run A:
==> flow/design.v (excerpt) <==
module mul(
    input  wire        clk,
    input  wire        rst,
    input  wire [63:0] lm,
    input  wire [63:0] rm,
    input  wire [1:0]  Data_type,
    output reg  [19:0] mul_out
);
Size in the first run: about 6,300 cells after synthesis, about 160 flip-flops, about 150 I/O pins, ~46,000 sq um of cells after synthesis.
==> flow/config.mk <==
export PLATFORM = sky130hd
export DESIGN_NAME = mul
export DESIGN_NICKNAME = mul
export VERILOG_FILES = /design/flow/design.v
export SDC_FILE = /design/flow/constraint.sdc
export NUM_CORES = 4
export LEC_CHECK = 0
export CAP_MARGIN = 20
export CORE_MARGIN = 2
export CORE_UTILIZATION = 71
export CTS_CLUSTER_SIZE = 36
export PLACE_DENSITY = 0.65
export SLEW_MARGIN = 20
==> flow/constraint.sdc <==
create_clock -name core_clock -period 5.26 [get_ports {clk}]
set_input_delay 1.0520 -clock core_clock [delete_from_list [all_inputs] [get_ports {clk}]]
set_output_delay 1.0520 -clock core_clock [all_outputs]
set_load 0.01 [all_outputs]
run.sh (not shown) runs the stock make flow with config.mk's settings and CLKGATE_MAP_FILE=.
Status: run A FAILED at global routing (tool error)
Input-level comparison between run B and run A:
# run A
export LEC_CHECK = 0
export CAP_MARGIN = 20
export CORE_MARGIN = 2
export CORE_UTILIZATION = 71
export CTS_CLUSTER_SIZE = 36
export PLACE_DENSITY = 0.65
export SLEW_MARGIN = 20
create_clock -name core_clock -period 5.26 [get_ports {clk}]
# run B
export LEC_CHECK = 0
export CAP_MARGIN = 20
export CORE_MARGIN = 2
export CORE_UTILIZATION = 40
export SLEW_MARGIN = 20
create_clock -name core_clock -period 6.26 [get_ports {clk}]
==> comparison <==
Both conditions hold for run B: the flow ran to the end and the final layout passed the timing, design-rule and antenna checks.
The detailed placement HPWL of run B falls short of that of run A by about 9%.
Run B vs. run A: total I/O pin count was more or less identical, final weighted congestion of routability-driven global placement has decreased, post-cts repair resize count shrank by 175.
In run B, the post-placement cell count came out 45 above the value in run A.
Status: async set-or-reset flop fraction in the synthesized netlist parity (run A, run B)
Diff run A..run B | count of different cell masters after synthesis | unchanged
The inputs of run C differ from those of run B as listed below.
# run B
export LEC_CHECK = 0
export CAP_MARGIN = 20
export CORE_MARGIN = 2
export CORE_UTILIZATION = 40
export SLEW_MARGIN = 20
create_clock -name core_clock -period 6.26 [get_ports {clk}]
# run C
export LEC_CHECK = 0
export ABC_AREA = 1
export CAP_MARGIN = 20
export CORE_MARGIN = 2
export CORE_UTILIZATION = 72
export CTS_CLUSTER_DIAMETER = 227
export SLEW_MARGIN = 20
create_clock -name core_clock -period 1.75 [get_ports {clk}]
[summary]
The flow ended early for run C: it failed with a tool error in detailed placement.
Number of core rows delta for run C relative to run B: 34 lower
Between run B and run C, the horizontal die dimension is lower for run C.
From run B to run C the numbers moved as follows: post-synthesis chip area from yosys moved down, vertical die size went down by about 28%, synthesized area moved down, core box area now sits lower.
| chip area | run C vs run B | 48% lower |
Delta (run C minus run B): AND-OR/OR-AND share of the synthesized area now smaller, mean post-synth cell area now smaller.
The following lists how run D was set up differently from run C:
# run C
export LEC_CHECK = 0
export ABC_AREA = 1
export CAP_MARGIN = 20
export CORE_MARGIN = 2
export CORE_UTILIZATION = 72
export CTS_CLUSTER_DIAMETER = 227
export SLEW_MARGIN = 20
create_clock -name core_clock -period 1.75 [get_ports {clk}]
# run D
export LEC_CHECK = 0
export CAP_MARGIN = 20
export CORE_MARGIN = 2
export CORE_UTILIZATION = 65
export SLEW_MARGIN = 20
create_clock -name core_clock -period 5.26 [get_ports {clk}]
### Flow results
- To summarise run D: no stage aborted, but the layout did not pass its checks, failing on negative setup slack.
- Number of cell rows is lower on run C
- When the final numbers for run C and run D were put side by side, the core outline area turned out to be smaller in run C.
- In the floorplan summary, run D is listed with a die area greater than that of run C.
- Sort run C and run D by share of synthesized cell area in and, or, nand and nor gates asc -> top: run D
- [compare] base=run C new=run D: post-synthesis instance area now sits higher; register area share after synthesis moved down; synthesized-area fraction occupied by xor and xnor cells increased 4.2 points.
The inputs of run E differ from those of run D as listed below.
# run D
export LEC_CHECK = 0
export CAP_MARGIN = 20
export CORE_MARGIN = 2
export CORE_UTILIZATION = 65
export SLEW_MARGIN = 20
create_clock -name core_clock -period 5.26 [get_ports {clk}]
# run E
export LEC_CHECK = 0
export CAP_MARGIN = 20
export CORE_MARGIN = 2
export CORE_UTILIZATION = 57
export CTS_CLUSTER_SIZE = 37
export SLEW_MARGIN = 20
create_clock -name core_clock -period 5.12 [get_ports {clk}]
==> comparison <==
- Run E ends up with lower total number of cells along the worst setup path than run D does.
- [run E] final area rose about 3% relative to run D
- Cmp run E vs run D: average detailed-routed wire length per instance lower in run E
- Cmp run D and run E / required arrival time at the worst endpoint / lower: run E
- Run D -> run E: detailed-routing wirelength on met1 increased by a few percent
- Ran to the end and failed final checks on negative setup slack: run D.
- Every stage of run E finished as expected; the final checks, on the other hand, flagged negative setup slack, which means the layout fails.
- On internal reg-to-reg setup slack, run D and run E are neck and neck.
- Portion of the clock cycle consumed by the worst path in the final layout came out lower on run E than on run D.
- Any difference in placed wire-length estimate between run E and run D is small enough to ignore.
- Taking run D as the reference, in run E power share of the clock group closely matched the old numbers, power in sequential cells closely matched the old numbers.

mul again, from the RTL that the note above started with.
Settings: LEC_CHECK=0, CAP_MARGIN=20, CORE_MARGIN=2, CORE_UTILIZATION=57, CTS_CLUSTER_SIZE=35, SLEW_MARGIN=20; clock period 5.11 ns.
The starting point produced a layout that fails on negative setup slack.
Change:
CORE_UTILIZATION = 71   (was 57)
CTS_CLUSTER_SIZE = 37   (was 35)
PLACE_DENSITY = 0.65   (was not set)
clock period = 5.32 ns   (was 5.11 ns; I/O delays follow)
After rerunning: With this change the flow never finished: it broke off in global routing (5_1_grt) on GRT-0232; die size goes down by 19%; area after synthesis does not change; synthesized cell count does not change.
Change:
CORE_UTILIZATION = 27   (was 71)
CTS_CLUSTER_SIZE = not set   (was 37)
PLACE_DENSITY = not set   (was 0.65)
clock period = 10.2 ns   (was 5.32 ns; I/O delays follow)
This time the run completed without violations.
Die size rose to 2.6 times its value.
Synthesized area is unchanged.
Synthesized cell count does not change.
Change:
CORE_UTILIZATION = 40   (was 27)
clock period = 6.5 ns   (was 10.2 ns; I/O delays follow)
Outcome: Cell count fell by a few percent; cell area rose by a few percent; non-clock buffer count rose by 352; total power rose by well over a third; synthesized cell count is unchanged; wire length rose slightly; register-to-register slack loses 3.6 ns.

v31:
Starting RTL as in the previous note.
==> flow/config.mk <==
export PLATFORM = sky130hd
export DESIGN_NAME = mul
export DESIGN_NICKNAME = mul
export VERILOG_FILES = /design/flow/design.v
export SDC_FILE = /design/flow/constraint.sdc
export NUM_CORES = 4
export LEC_CHECK = 0
export ABC_AREA = 1
export CAP_MARGIN = 35
export CELL_PAD_IN_SITES_DETAIL_PLACEMENT = 2
export CORE_ASPECT_RATIO = 0.77
export CORE_MARGIN = 2
export CORE_UTILIZATION = 40
export CTS_CLUSTER_SIZE = 73
export GPL_ROUTABILITY_DRIVEN = 0
export GPL_TIMING_DRIVEN = 0
export MAX_ROUTING_LAYER = met4
export MIN_ROUTING_LAYER = met1
export SLEW_MARGIN = 5
export TNS_END_PERCENT = 35
==> flow/constraint.sdc <==
create_clock -name core_clock -period 11.0 [get_ports {clk}]
set_input_delay 2.2000 -clock core_clock [delete_from_list [all_inputs] [get_ports {clk}]]
set_output_delay 2.2000 -clock core_clock [all_outputs]
set_load 0.01 [all_outputs]
v31 was carried through to the last stage, and its layout satisfied the timing, design-rule and antenna checks.
Modified inputs, v29 compared to v31
# v31
export LEC_CHECK = 0
export ABC_AREA = 1
export CAP_MARGIN = 35
export CELL_PAD_IN_SITES_DETAIL_PLACEMENT = 2
export CORE_ASPECT_RATIO = 0.77
export CORE_MARGIN = 2
export CORE_UTILIZATION = 40
export CTS_CLUSTER_SIZE = 73
export GPL_ROUTABILITY_DRIVEN = 0
export GPL_TIMING_DRIVEN = 0
export MAX_ROUTING_LAYER = met4
export MIN_ROUTING_LAYER = met1
export SLEW_MARGIN = 5
export TNS_END_PERCENT = 35
create_clock -name core_clock -period 11.0 [get_ports {clk}]
# v29
export LEC_CHECK = 0
export CAP_MARGIN = 20
export CELL_PAD_IN_SITES_DETAIL_PLACEMENT = 2
export CORE_MARGIN = 2
export CORE_UTILIZATION = 40
export GPL_ROUTABILITY_DRIVEN = 0
export HOLD_SLACK_MARGIN = 0.16
export MAX_ROUTING_LAYER = met4
export PLACE_DENSITY = 0.58
export SLEW_MARGIN = 20
export TNS_END_PERCENT = 5
create_clock -name core_clock -period 6.5 [get_ports {clk}]
Tool error GRT-0232 stopped v29 during global routing (5_1_grt); no final results.
Diff v31 -> v29: share of the core filled by cells before placement roughly the same, count of cells resized by post-cts repair higher, register area share after synthesis lower, total number of placement rows higher, die area higher.
Edits applied to the flow inputs when going from v29 to v48:
# v29
export LEC_CHECK = 0
export CAP_MARGIN = 20
export CELL_PAD_IN_SITES_DETAIL_PLACEMENT = 2
export CORE_MARGIN = 2
export CORE_UTILIZATION = 40
export GPL_ROUTABILITY_DRIVEN = 0
export HOLD_SLACK_MARGIN = 0.16
export MAX_ROUTING_LAYER = met4
export PLACE_DENSITY = 0.58
export SLEW_MARGIN = 20
export TNS_END_PERCENT = 5
create_clock -name core_clock -period 6.5 [get_ports {clk}]
# v48
export LEC_CHECK = 0
export CAP_MARGIN = 20
export CORE_MARGIN = 2
export CORE_UTILIZATION = 65
export CTS_CLUSTER_DIAMETER = 245
export CTS_CLUSTER_SIZE = 95
export SLEW_MARGIN = 20
create_clock -name core_clock -period 6.5 [get_ports {clk}]
Results
Summary of v48 over v29: adder-cell share of the synthesized area about even, number of buffers on the longest clock path about even, die size fell 0.044 mm2. Among v29 and v48, the run that stopped before the end is v29, and it is the only one. v29 | ERROR | global routing (5_1_grt). Initial core utilization for v48: 25 points up relative to v29. Synthesized area came out exactly the same in v48 and v29.

mul again, from the RTL that the note above started with.
Settings: LEC_CHECK=0, CAP_MARGIN=35, CELL_PAD_IN_SITES_DETAIL_PLACEMENT=2, CORE_ASPECT_RATIO=0.77, CORE_MARGIN=2, CORE_UTILIZATION=40, CTS_CLUSTER_SIZE=28, GPL_TIMING_DRIVEN=0, MAX_ROUTING_LAYER=met4, MIN_ROUTING_LAYER=met1, SLEW_MARGIN=20, TNS_END_PERCENT=35; clock period 11.0 ns.
The baseline stopped in 5_1_grt (ODB-0269).
Next try:
==> flow/config.mk (replaced) <==
export PLATFORM = sky130hd
export DESIGN_NAME = mul
export DESIGN_NICKNAME = mul
export VERILOG_FILES = /design/flow/design.v
export SDC_FILE = /design/flow/constraint.sdc
export NUM_CORES = 4
export LEC_CHECK = 0
export CAP_MARGIN = 10
export CORE_MARGIN = 2
export CORE_UTILIZATION = 66
export CTS_CLUSTER_SIZE = 40
export SLEW_MARGIN = 20
==> flow/constraint.sdc (replaced) <==
create_clock -name core_clock -period 5.32 [get_ports {clk}]
set_input_delay 1.0640 -clock core_clock [delete_from_list [all_inputs] [get_ports {clk}]]
set_output_delay 1.0640 -clock core_clock [all_outputs]
set_load 0.01 [all_outputs]
What happened: This time the run finished but fails on setup timing; area after synthesis does not change; die area decreases by 39%; synthesized cell count is unchanged.
Next try:
--- a/flow/config.mk
+++ b/flow/config.mk
@@ -6,7 +6,8 @@
 export NUM_CORES = 4
 export LEC_CHECK = 0
-export CAP_MARGIN = 10
+export CAP_MARGIN = 20
 export CORE_MARGIN = 2
 export CORE_UTILIZATION = 66
-export CTS_CLUSTER_SIZE = 40
+export CTS_CLUSTER_SIZE = 33
+export SETUP_SLACK_MARGIN = 0.87
 export SLEW_MARGIN = 20
==> flow/constraint.sdc (replaced) <==
create_clock -name core_clock -period 3.47 [get_ports {clk}]
set_input_delay 0.6940 -clock core_clock [delete_from_list [all_inputs] [get_ports {clk}]]
set_output_delay 0.6940 -clock core_clock [all_outputs]
set_load 0.01 [all_outputs]
After rerunning:
- The new run ended with an error in 4_1_cts on DPL-0033
- synthesized area does not change
- die size is unchanged
- synthesized cell count is unchanged
Next try:
==> flow/config.mk (replaced) <==
export PLATFORM = sky130hd
export DESIGN_NAME = mul
export DESIGN_NICKNAME = mul
export VERILOG_FILES = /design/flow/design.v
export SDC_FILE = /design/flow/constraint.sdc
export NUM_CORES = 4
export LEC_CHECK = 0
export ABC_AREA = 1
export CAP_MARGIN = 5
export CELL_PAD_IN_SITES_DETAIL_PLACEMENT = 1
export CELL_PAD_IN_SITES_GLOBAL_PLACEMENT = 0
export CORE_MARGIN = 9
export CORE_UTILIZATION = 41
export CTS_CLUSTER_DIAMETER = 75
export CTS_CLUSTER_SIZE = 18
export SLEW_MARGIN = 20
=> The new run stopped in 4_1_cts. Die size increases by 62%. Area after synthesis drops by about 7%. Synthesized cell count climbs by 1.2%.
Next try:
==> flow/config.mk (replaced) <==
export PLATFORM = sky130hd
export DESIGN_NAME = mul
export DESIGN_NICKNAME = mul
export VERILOG_FILES = /design/flow/design.v
export SDC_FILE = /design/flow/constraint.sdc
export NUM_CORES = 4
export LEC_CHECK = 0
export CAP_MARGIN = 20
export CORE_MARGIN = 2
export CORE_UTILIZATION = 72
export CTS_CLUSTER_SIZE = 33
export PLACE_DENSITY = 0.65
export SLEW_MARGIN = 20
==> flow/constraint.sdc (replaced) <==
create_clock -name core_clock -period 5.32 [get_ports {clk}]
set_input_delay 1.0640 -clock core_clock [delete_from_list [all_inputs] [get_ports {clk}]]
set_output_delay 1.0640 -clock core_clock [all_outputs]
set_load 0.01 [all_outputs]
With this change the flow stopped in 5_1_grt (GRT-0232).
Die area shrinks by well over a third.
Synthesized cell count goes down slightly.
Area after synthesis came out higher by a little under a tenth.
Next try:
--- a/flow/config.mk
+++ b/flow/config.mk
@@ -8,6 +8,4 @@
 export CAP_MARGIN = 20
 export CORE_MARGIN = 2
-export CORE_UTILIZATION = 72
-export CTS_CLUSTER_SIZE = 33
-export PLACE_DENSITY = 0.65
+export CORE_UTILIZATION = 66
 export SLEW_MARGIN = 20
=>
- Now the flow ran to the end with violations: setup timing
- synthesized area is unchanged
- die size rises by 8.9%
- synthesized cell count does not change

fjord:
mul again, from the RTL that the note above started with.
==> flow/design.v (excerpt) <==
module mul(
    input  wire        clk,
    input  wire        rst,
    input  wire [63:0] lm,
    input  wire [63:0] rm,
    input  wire [1:0]  Data_type,
    output reg  [19:0] mul_out
);
clock: 3.56 ns
lec_check: 0
cap_margin: 20
core_margin: 2
core_utilization: 72
cts_cluster_diameter: 386
cts_cluster_size: 21
place_density: 0.67
setup_slack_margin: -0.35
slew_margin: 20
fjord failed in clock tree synthesis with DPL-0038.
## Diff of input files: quartz against fjord
# fjord
export LEC_CHECK = 0
export CAP_MARGIN = 20
export CORE_MARGIN = 2
export CORE_UTILIZATION = 72
export CTS_CLUSTER_DIAMETER = 386
export CTS_CLUSTER_SIZE = 21
export PLACE_DENSITY = 0.67
export SETUP_SLACK_MARGIN = -0.35
export SLEW_MARGIN = 20
create_clock -name core_clock -period 3.56 [get_ports {clk}]
# quartz
export LEC_CHECK = 0
export CAP_MARGIN = 20
export CORE_MARGIN = 2
export CORE_UTILIZATION = 66
export SETUP_SLACK_MARGIN = -0.35
export SLEW_MARGIN = 20
create_clock -name core_clock -period 5.11 [get_ports {clk}]
Findings:
Reported for fjord and quartz, yosys-reported design area after synthesis turned out identical to the last digit.
Synthesized area came out exactly the same in fjord and quartz.
No crash in quartz: every stage finished, but the layout fails its final checks due to setup timing.
STATUS core region area: quartz loses against fjord
Number of instances in the synthesized netlist came out exactly the same in fjord and quartz.
Pre-CTS setup slack for quartz: 1.40 ns up relative to fjord
| count of standard-cell rows | quartz vs fjord | 4 higher |
quartz: die size higher than fjord
Inputs modified between quartz and yarrow:
# quartz
export LEC_CHECK = 0
export CAP_MARGIN = 20
export CORE_MARGIN = 2
export CORE_UTILIZATION = 66
export SETUP_SLACK_MARGIN = -0.35
export SLEW_MARGIN = 20
create_clock -name core_clock -period 5.11 [get_ports {clk}]
# yarrow
export LEC_CHECK = 0
export CAP_MARGIN = 20
export CORE_MARGIN = 2
export CORE_UTILIZATION = 69
export SLEW_MARGIN = 20
create_clock -name core_clock -period 6.26 [get_ports {clk}]
==> comparison <==
- yarrow completed; timing, DRC and antenna clean
- quartz: complete, dirty (setup timing)
- For the weighted congestion at the end of routability-driven global placement, yarrow came in about 1.2% higher than quartz did.
- Per the comparison of yarrow with quartz, non-clock buffer count shrank by 898; cell area shrank by about 13%; total number of tap cells shrank by about 2%; number of placement rows shrank by about 2%.
#### Input delta (garnet over yarrow)
# yarrow
export LEC_CHECK = 0
export CAP_MARGIN = 20
export CORE_MARGIN = 2
export CORE_UTILIZATION = 69
export SLEW_MARGIN = 20
create_clock -name core_clock -period 6.26 [get_ports {clk}]
# garnet
export LEC_CHECK = 0
export CAP_MARGIN = 20
export CORE_MARGIN = 2
export CORE_UTILIZATION = 71
export CTS_CLUSTER_SIZE = 36
export PLACE_DENSITY = 0.65
export SLEW_MARGIN = 20
create_clock -name core_clock -period 5.32 [get_ports {clk}]
==> comparison <==
Status(garnet) = ERROR, stage = global routing. Compared yarrow against garnet; number of enable-type register cells in the synthesized netlist within noise. From yarrow to garnet the numbers moved as follows: total I/O pin count essentially unchanged, arithmetic-cell share of the synthesized area counting full adders, half adders and majority gates comparable, area of placed instances saw an increase, floorplan die area went down about 2.8%.
diff inputs: garnet => pepper
# garnet
export LEC_CHECK = 0
export CAP_MARGIN = 20
export CORE_MARGIN = 2
export CORE_UTILIZATION = 71
export CTS_CLUSTER_SIZE = 36
export PLACE_DENSITY = 0.65
export SLEW_MARGIN = 20
create_clock -name core_clock -period 5.32 [get_ports {clk}]
# pepper
export LEC_CHECK = 0
export CAP_MARGIN = 20
export CORE_MARGIN = 2
export CORE_UTILIZATION = 71
export CTS_CLUSTER_SIZE = 34
export PLACE_DENSITY = 0.66
export SLEW_MARGIN = 20
create_clock -name core_clock -period 5.26 [get_ports {clk}]
### Flow results
Starting density of the core: garnet vs pepper — no meaningful difference
Compare pepper and garnet | cell area after placement higher: pepper
Comparing garnet against pepper, there is no change at all in cell count after synthesis.
pepper vs garnet — final weighted congestion of routability-driven global placement dropped about 0.6%.
pepper vs garnet — half-perimeter wire length after detailed placement rose 1.5 mm.
pepper against garnet: chip area in the Yosys report roughly the same; post-cts gate resize count went up 58; pre-CTS worst setup slack rose 0.0058 ns.
Run status, pepper: aborted in global routing, error GRT-0232
What onyx does differently from pepper at the input level:
# pepper
export LEC_CHECK = 0
export CAP_MARGIN = 20
export CORE_MARGIN = 2
export CORE_UTILIZATION = 71
export CTS_CLUSTER_SIZE = 34
export PLACE_DENSITY = 0.66
export SLEW_MARGIN = 20
create_clock -name core_clock -period 5.26 [get_ports {clk}]
# onyx
export LEC_CHECK = 0
export CAP_MARGIN = 20
export CORE_MARGIN = 2
export CORE_UTILIZATION = 70
export CTS_CLUSTER_SIZE = 34
export PLACE_DENSITY = 0.64
export SLEW_MARGIN = 20
create_clock -name core_clock -period 5.26 [get_ports {clk}]
==> results <==
- In onyx relative to pepper, total of cells resized after clock tree synthesis had gone down by more than a quarter.
- [onyx] floorplan row count rose 1.1% relative to pepper
- The number of placed instances with taps included was comparable across onyx and pepper.
- Looking at onyx and pepper, the area fraction in compound gates after synthesis is a wash.
- Post-synth area from yosys stat came out exactly the same in onyx and pepper.
- Net count of the mapped netlist came out exactly the same in onyx and pepper.
- For onyx, the flow was terminated by a tool error in global routing and produced no final design.
- Taking pepper as the reference, in onyx xor/xnor share of the synthesized area comparable, core area now larger, pre-CTS worst setup slack now smaller.
- Lower die area was reported by pepper, not onyx.
Power is estimated from default activity; no workload was simulated.
